Setup of run 1:
// datapath
module datapath(clk, rst, sw, seg0, seg1,seg2,seg3, mem_addr, mem_wdata, mem_we, mem_rdata);
Size: about 3200 cells after synthesis, roughly 83 I/O pins, about 30000 um2 of cells after synthesis.
Settings: LEC_CHECK=0, CAP_MARGIN=20, CORE_MARGIN=2, CORE_UTILIZATION=72, CTS_CLUSTER_SIZE=24, HOLD_SLACK_MARGIN=0.3, PLACE_DENSITY=0.55, SETUP_SLACK_MARGIN=0.46, SLEW_MARGIN=20; clock period 3.05 ns.
run.sh (not shown) runs the stock make flow with config.mk's settings and CLKGATE_MAP_FILE=.
Run 1 terminated abnormally: 4_1_cts reported DPL-0038.
--- input diff run 1..run 2 ---
Settings: swapping 72 for 65 in CORE_UTILIZATION; clearing SETUP_SLACK_MARGIN, which used to be 0.46; clearing PLACE_DENSITY, which used to be 0.55; clearing CTS_CLUSTER_SIZE, which used to be 24; putting MAX_ROUTING_LAYER at met4 where nothing was set; clearing HOLD_SLACK_MARGIN, which used to be 0.3; swapping 3.05 for 7.9 in the clock period (ns, I/O delays scaled along).
### Flow results
Measured against run 2, the area after detailed placement of run 1 comes out at 1.14 times the reference value. Diff run 2..run 1 | number of top-level pins | unchanged. Number of buffer cells added on primary ports: run 1 vs run 2 identical. As of run 2, floorplan die area had risen by more than 10% compared to run 1. Row die width: run 2 higher / run 1 lower. Run 2 vs run 1 — height of the die climbed by a few percent. In the flow results for run 1 and run 2, the core utilization at floorplan is larger on run 1. HPWL after detailed placement went down by more than 10% going from run 1 to run 2. Completing all stages was not enough for run 2: its layout failed the final checks because of setup timing.
Changes in run 3 relative to run 2:
Settings: changing CORE_UTILIZATION from 65 to 40; changing CORE_MARGIN from 2 to 4; removing MAX_ROUTING_LAYER (formerly met4); changing the clock period (ns, I/O delays scaled along) from 7.9 to 9.3.
## What came out
Run 3 closes out successfully: all stages finished, all timing, DRC and antenna checks passed. Lower cell count goes to run 2 over run 3. Run 3 packs its core looser than run 2. met5 as the uppermost metal layer occupied by signal nets was reported by run 3, and met4 by run 2. Summary of run 3 over run 2: fmax now sits higher, final wirelength now sits lower. Against run 2, run 3 comes in 19 points lower on part of the cycle the worst path needs. Comparing run 2 against run 3, there is no change at all in number of clock sinks.

---

Starting RTL as in the previous note.
==> flow/design.v (excerpt) <==
module datapath(clk, rst, sw, seg0, seg1,seg2,seg3, mem_addr, mem_wdata, mem_we, mem_rdata);
clock: 13.8 ns
lec_check: 0
cap_margin: 10
cell_pad_in_sites_detail_placement: 1
cell_pad_in_sites_global_placement: 3
core_aspect_ratio: 1.05
core_margin: 2
core_utilization: 31
cts_cluster_diameter: 325
gpl_routability_driven: 0
gpl_timing_driven: 0
place_density_lb_addon: 0.01
slew_margin: 40
tns_end_percent: 55
Change:
CAP_MARGIN = 20   (was 10)
CELL_PAD_IN_SITES_DETAIL_PLACEMENT = not set   (was 1)
CELL_PAD_IN_SITES_GLOBAL_PLACEMENT = not set   (was 3)
CORE_ASPECT_RATIO = not set   (was 1.05)
CORE_UTILIZATION = 59   (was 31)
CTS_CLUSTER_DIAMETER = not set   (was 325)
GPL_ROUTABILITY_DRIVEN = not set   (was 0)
GPL_TIMING_DRIVEN = not set   (was 0)
PLACE_DENSITY_LB_ADDON = not set   (was 0.01)
SETUP_SLACK_MARGIN = -0.45   (was not set)
SLEW_MARGIN = 20   (was 40)
TNS_END_PERCENT = not set   (was 55)
clock period = 6.19 ns   (was 13.8 ns; I/O delays follow)
Effect: This time the run ran to the end with violations: capacitance limit, slew limit, setup timing. Clock skew is higher by 15 ps. Worst setup slack is worse by 4800 ps. Wire length falls by about 11%. Die size goes down by about 47%. Cell area came out higher by 18%. Final cell count hardly moves. Area after synthesis stays the same.

---

Starting RTL as in the previous note.
Settings: LEC_CHECK=0, CAP_MARGIN=20, CORE_MARGIN=2, CORE_UTILIZATION=72, CTS_CLUSTER_SIZE=49, MAX_ROUTING_LAYER=met4, PLACE_DENSITY_LB_ADDON=0.01, SETUP_SLACK_MARGIN=2.74, SLEW_MARGIN=20, TNS_END_PERCENT=5; clock period 9.24 ns.
The first run failed in 5_1_grt, error GRT-0232.
Change:
CTS_CLUSTER_SIZE = 79   (was 49)
SETUP_SLACK_MARGIN = -0.58   (was 2.74)
TNS_END_PERCENT = unset   (was 5)
clock period = 8.07 ns   (was 9.24 ns; I/O delays follow)
Result:
- The changed run failed in 5_1_grt, error GRT-0232
- die area does not change
- synthesized area does not change
- synthesized cell count does not change
Change:
SETUP_SLACK_MARGIN = -0.45   (was -0.58)
clock period = 8.63 ns   (was 8.07 ns; I/O delays follow)
Outcome: This time the run completed, yet does not pass: setup timing. Die size stays the same. Area after synthesis does not change. Synthesized cell count stays the same.
Change:
ABC_AREA = 1   (was unset)
CAP_MARGIN = 0   (was 20)
CTS_CLUSTER_DIAMETER = 243   (was unset)
CTS_CLUSTER_SIZE = unset   (was 79)
clock period = 7.91 ns   (was 8.63 ns; I/O delays follow)
Outcome:
- The new run finished but fails on setup timing
- area after synthesis came out higher by 0.79%
- via count came out higher by 9.6%
- utilization came out higher by 0.50 points
- final area came out higher by 1.0%
- setup slack gains 0.46 ns
Change:
ABC_AREA = unset   (was 1)
CAP_MARGIN = 20   (was 0)
CTS_CLUSTER_DIAMETER = 337   (was 243)
CTS_CLUSTER_SIZE = 81   (was unset)
SETUP_SLACK_MARGIN = unset   (was -0.45)
clock period = 7.78 ns   (was 7.91 ns; I/O delays follow)
This time the run never finished: it broke off in 5_1_grt, error GRT-0232; die area fell slightly; synthesized cell count fell by about a fifth; area after synthesis fell slightly.
Change:
CORE_UTILIZATION = 70   (was 72)
CTS_CLUSTER_DIAMETER = unset   (was 337)
CTS_CLUSTER_SIZE = 47   (was 81)
SETUP_SLACK_MARGIN = 2.57   (was unset)
clock period = 8.63 ns   (was 7.78 ns; I/O delays follow)
With this change the flow produced a layout that fails on setup timing.
Die area rises by 2.8%.
Synthesized cell count stays the same.
Area after synthesis is unchanged.

---

## run A
Starting RTL as in the previous note.
Settings: LEC_CHECK=0, CAP_MARGIN=20, CORE_MARGIN=4, CORE_UTILIZATION=70, CTS_CLUSTER_DIAMETER=360, CTS_CLUSTER_SIZE=24, PLACE_DENSITY_LB_ADDON=0.01, SETUP_SLACK_MARGIN=0.87, SLEW_MARGIN=20; clock period 3.05 ns.
Run status, run A: aborted in clock tree synthesis (4_1_cts), error DPL-0038
Inputs modified between run A and run B:
- SETUP_SLACK_MARGIN now -0.45, was 0.87
- CORE_MARGIN now 2, was 4
- CTS_CLUSTER_SIZE no longer set, was 24
- CTS_CLUSTER_DIAMETER no longer set, was 360
- the clock period (ns, I/O delays scaled along) now 8.63, was 3.05
Results
- Reported for run B and run A, chip area line of the yosys report turned out identical to the last digit.
- Detailed placer's ending HPWL: run B < run A
- Compared run B vs run A, and placed cell count is down in run B.
- Going from run A to run B, die extent in y now smaller; synthesized cell count comparable; global placement routability congestion now smaller.
- Die area went down by a few percent going from run A to run B.
- The flow ran to completion for all of run A and run B but run A, which stopped partway.
- Status(run A) = ERROR, stage = clock tree synthesis (4_1_cts)
- | post-synthesis cell count from yosys | run B vs run A | ≈ equal |
### run B -> run C
- CORE_MARGIN: 2 -> 4
- SETUP_SLACK_MARGIN: -0.45 -> unset
- PLACE_DENSITY_LB_ADDON: 0.01 -> unset
- CORE_UTILIZATION: 70 -> 35
- the clock period (ns, I/O delays scaled along): 8.63 -> 9.1
--- outcome ---
Run C: PASS, flow complete, no timing, DRC or antenna violations
Route | run C vs run B | wire shorter in run C
The clock skew of run C was superior to that of run B.
Detailed route, run C vs run B: via total lower for run C
Run B leaves less setup margin than run C.
Combinational fraction of the cell area: run C < run B
Re synthesized area: no difference whatsoever between run B and run C.
In the reports for run B and run C, the smaller buffer share of cell area belongs to run C.
Required time at the endpoint of the critical path, run B and run C: smaller value in run B
What run D does differently from run C at the input level:
- CORE_UTILIZATION: 35 -> 40
- the clock period (ns, I/O delays scaled along): 9.1 -> 5.15
Run D completed end to end; final checks failed (setup timing).
Against run C, first-pass GRT wire length in run D came out worse.
Summary — met3 wirelength from detailed routing, run D relative to run C: lower, by 1200 um.
Final cell count without fillers, run C and run D: smaller value in run C
The setup slack of run D is smaller than that of run C.

---

datapath again, from the RTL that the note above started with.
Design datapath, start of the top module:
module datapath(clk, rst, sw, seg0, seg1,seg2,seg3, mem_addr, mem_wdata, mem_we, mem_rdata);
Settings: LEC_CHECK=0, CAP_MARGIN=10, CELL_PAD_IN_SITES_DETAIL_PLACEMENT=1, CELL_PAD_IN_SITES_GLOBAL_PLACEMENT=3, CORE_ASPECT_RATIO=1.05, CORE_MARGIN=2, CORE_UTILIZATION=31, CTS_CLUSTER_DIAMETER=359, GPL_ROUTABILITY_DRIVEN=0, GPL_TIMING_DRIVEN=0, PLACE_DENSITY=0.53, SLEW_MARGIN=20, TNS_END_PERCENT=55; clock period 13.8 ns.
Next try:
Settings changed: CAP_MARGIN 10 to 20, CELL_PAD_IN_SITES_DETAIL_PLACEMENT 1 to not set, CELL_PAD_IN_SITES_GLOBAL_PLACEMENT 3 to not set, CORE_ASPECT_RATIO 1.05 to not set, CORE_MARGIN 2 to 4, CORE_UTILIZATION 31 to 40, CTS_CLUSTER_DIAMETER 359 to not set, GPL_ROUTABILITY_DRIVEN 0 to not set, GPL_TIMING_DRIVEN 0 to not set, PLACE_DENSITY 0.53 to not set, TNS_END_PERCENT 55 to not set.
Clock period 13.8 ns to 9.1 ns, I/O delays scaled along.
- synthesized area stays the same
- die area is lower by 20%
- utilization climbs by 13 points
- worst setup slack got worse by 1.2 ns
- final cell count shrinks by about 4%
- maximum frequency grows by about 40%
- count of clock-buffer cells in the layout shrinks by 5
- global-route usage came out lower by 2.9 points
Next try:
Settings changed: SETUP_SLACK_MARGIN set to 1.95.
Effect: The new run completed with no timing, DRC or antenna violations. Worst setup slack gains 0.24 ns. Routed wire length came out higher by a few percent. Via count came out higher slightly. Synthesized area does not change.
Next try:
Settings changed: CORE_UTILIZATION 40 to 59, CTS_CLUSTER_SIZE set to 99, SETUP_SLACK_MARGIN 1.95 to not set.
Clock period 9.1 ns to 4.22 ns, I/O delays scaled along.
What happened: This time the run failed in global routing (5_1_grt); area after synthesis stays the same; die size went down by a quarter to a third; synthesized cell count stays the same.

---

datapath again, from the RTL that the note above started with.
Design datapath, start of the top module:
module datapath(clk, rst, sw, seg0, seg1,seg2,seg3, mem_addr, mem_wdata, mem_we, mem_rdata);
clock: 9.3 ns
lec_check: 0
cap_margin: 20
core_margin: 2
core_utilization: 72
cts_cluster_diameter: 55
max_routing_layer: met4
place_density_lb_addon: 0.2
setup_slack_margin: 1.14
slew_margin: 20
The baseline did not get past global routing with GRT-0232.
Edit:
- CORE_UTILIZATION: 72 -> 70
- CTS_CLUSTER_DIAMETER: 55 -> 59
- PLACE_DENSITY: unset -> 0.66
- PLACE_DENSITY_LB_ADDON: 0.2 -> unset
After rerunning: The new run completed with no timing, DRC or antenna violations; area after synthesis stays the same; die size went up by about 2.8%; synthesized cell count stays the same.
Edit:
- CAP_MARGIN: 20 -> 30
- CELL_PAD_IN_SITES_DETAIL_PLACEMENT: unset -> 1
- CELL_PAD_IN_SITES_GLOBAL_PLACEMENT: unset -> 3
- CORE_ASPECT_RATIO: unset -> 1.16
- CORE_UTILIZATION: 70 -> 40
- CTS_CLUSTER_DIAMETER: 59 -> unset
- GPL_ROUTABILITY_DRIVEN: unset -> 1
- PLACE_DENSITY: 0.66 -> 0.37
- SETUP_SLACK_MARGIN: 1.14 -> unset
- TNS_END_PERCENT: unset -> 20
Outcome: The new run went through all stages and came out clean; utilization drops by 37 points; fmax increases by 0.66%; worst hold slack loses 0.0098 ns; clock-buffer cell count goes up by 10; worst setup slack gains 0.060 ns; cell count climbs by 11%; design area came out lower by 1.0%; clock skew came out lower by 0.0091 ns.
Edit:
- CAP_MARGIN: 30 -> 20
- CELL_PAD_IN_SITES_DETAIL_PLACEMENT: 1 -> unset
- CELL_PAD_IN_SITES_GLOBAL_PLACEMENT: 3 -> unset
- CORE_ASPECT_RATIO: 1.16 -> unset
- CORE_UTILIZATION: 40 -> 72
- CTS_CLUSTER_DIAMETER: unset -> 55
- GPL_ROUTABILITY_DRIVEN: 1 -> unset
- PLACE_DENSITY: 0.37 -> 0.65
- SETUP_SLACK_MARGIN: unset -> 1.14
- TNS_END_PERCENT: 20 -> unset
The new run ended with an error in global routing on GRT-0232.
Synthesized cell count does not change.
Die area fell by 44%.
Synthesized area does not change.

---

datapath again, from the RTL that the note above started with.
export LEC_CHECK = 0
export CAP_MARGIN = 20
export CELL_PAD_IN_SITES_DETAIL_PLACEMENT = 1
export CELL_PAD_IN_SITES_GLOBAL_PLACEMENT = 3
export CORE_ASPECT_RATIO = 0.75
export CORE_MARGIN = 2
export CORE_UTILIZATION = 31
export CTS_CLUSTER_DIAMETER = 145
export GPL_TIMING_DRIVEN = 0
export PLACE_DENSITY = 0.53
export SLEW_MARGIN = 20
create_clock -name core_clock -period 13.8 [get_ports {clk}]
Change:
==> flow/config.mk (replaced) <==
export PLATFORM = sky130hd
export DESIGN_NAME = datapath
export DESIGN_NICKNAME = datapath
export VERILOG_FILES = /design/flow/design.v
export SDC_FILE = /design/flow/constraint.sdc
export NUM_CORES = 4
export LEC_CHECK = 0
export CAP_MARGIN = 20
export CELL_PAD_IN_SITES_DETAIL_PLACEMENT = 1
export CORE_MARGIN = 2
export CORE_UTILIZATION = 40
export GPL_ROUTABILITY_DRIVEN = 0
export PLACE_DENSITY = 0.37
export SLEW_MARGIN = 20
==> flow/constraint.sdc (replaced) <==
create_clock -name core_clock -period 9.3 [get_ports {clk}]
set_input_delay 1.8600 -clock core_clock [delete_from_list [all_inputs] [get_ports {clk}]]
set_output_delay 1.8600 -clock core_clock [all_outputs]
set_load 0.01 [all_outputs]
Effect: The new run ran to the end with no violations; wire length fell by about a fifth; worst setup slack degrades by 950 ps; synthesized cell count stays the same; first-iteration DRC count fell by about a fifth; design area rose by a few percent; global-route usage rose by 1.8 points.
Change:
--- a/flow/config.mk
+++ b/flow/config.mk
@@ -7,7 +7,8 @@
 export LEC_CHECK = 0
-export CAP_MARGIN = 20
+export CAP_MARGIN = 30
 export CELL_PAD_IN_SITES_DETAIL_PLACEMENT = 1
+export CELL_PAD_IN_SITES_GLOBAL_PLACEMENT = 3
 export CORE_MARGIN = 2
 export CORE_UTILIZATION = 40
-export GPL_ROUTABILITY_DRIVEN = 0
+export GPL_ROUTABILITY_DRIVEN = 1
 export PLACE_DENSITY = 0.37
Routed wire length stays flat. Worst setup slack loses 72 ps. Design area came out higher by about 2%. Core utilization goes up by 0.95 points. Clock-buffer cell count rises by 2. Non-clock buffer count grows by 49. Global-route usage hardly moves. Synthesized area is unchanged. Worst hold slack is better by 4.3 ps. Flip-flop count does not change.

---

== trial 8 ==
Starting RTL as in the previous note.
make LEC_CHECK=0 ABC_AREA=1 CAP_MARGIN=20 CORE_MARGIN=2 CORE_UTILIZATION=72 CTS_CLUSTER_DIAMETER=372 CTS_CLUSTER_SIZE=99 SETUP_SLACK_MARGIN=0.74 SLEW_MARGIN=20 finish   # period 3.48 ns
The log for trial 8 ends in clock tree synthesis with error DPL-0033, so the run never completed.
Input-level comparison between trial 41 and trial 8:
Settings: setting TNS_END_PERCENT to 5 for the first time; setting PLACE_DENSITY_LB_ADDON to 0.0 for the first time.
Findings:
- Trial 41 did not finish; the tool stopped in global routing with error GRT-0116.
- Half-perimeter wire length after placement: trial 41 and trial 8 compared, higher one is trial 8
- Trial 8 → trial 41: share of the core filled by cells before placement closely matched the old numbers, adder-cell area share of the yosys netlist barely changed, async set or reset register ratio after synthesis was more or less identical.
- Trial 41 against trial 8: number of flops mapped to enable cells by yosys essentially unchanged; last weighted congestion value of the routability-driven placer fell by 0.010; post-synthesis share of cell area spent on and, or, nand and nor gates comparable; area of placed instances now smaller.
- NOTE: pre-CTS setup slack in trial 41 exceeds that of trial 8
- Re gate count of the mapped netlist: no difference whatsoever between trial 8 and trial 41.
- Re synthesis area per yosys: no difference whatsoever between trial 8 and trial 41.
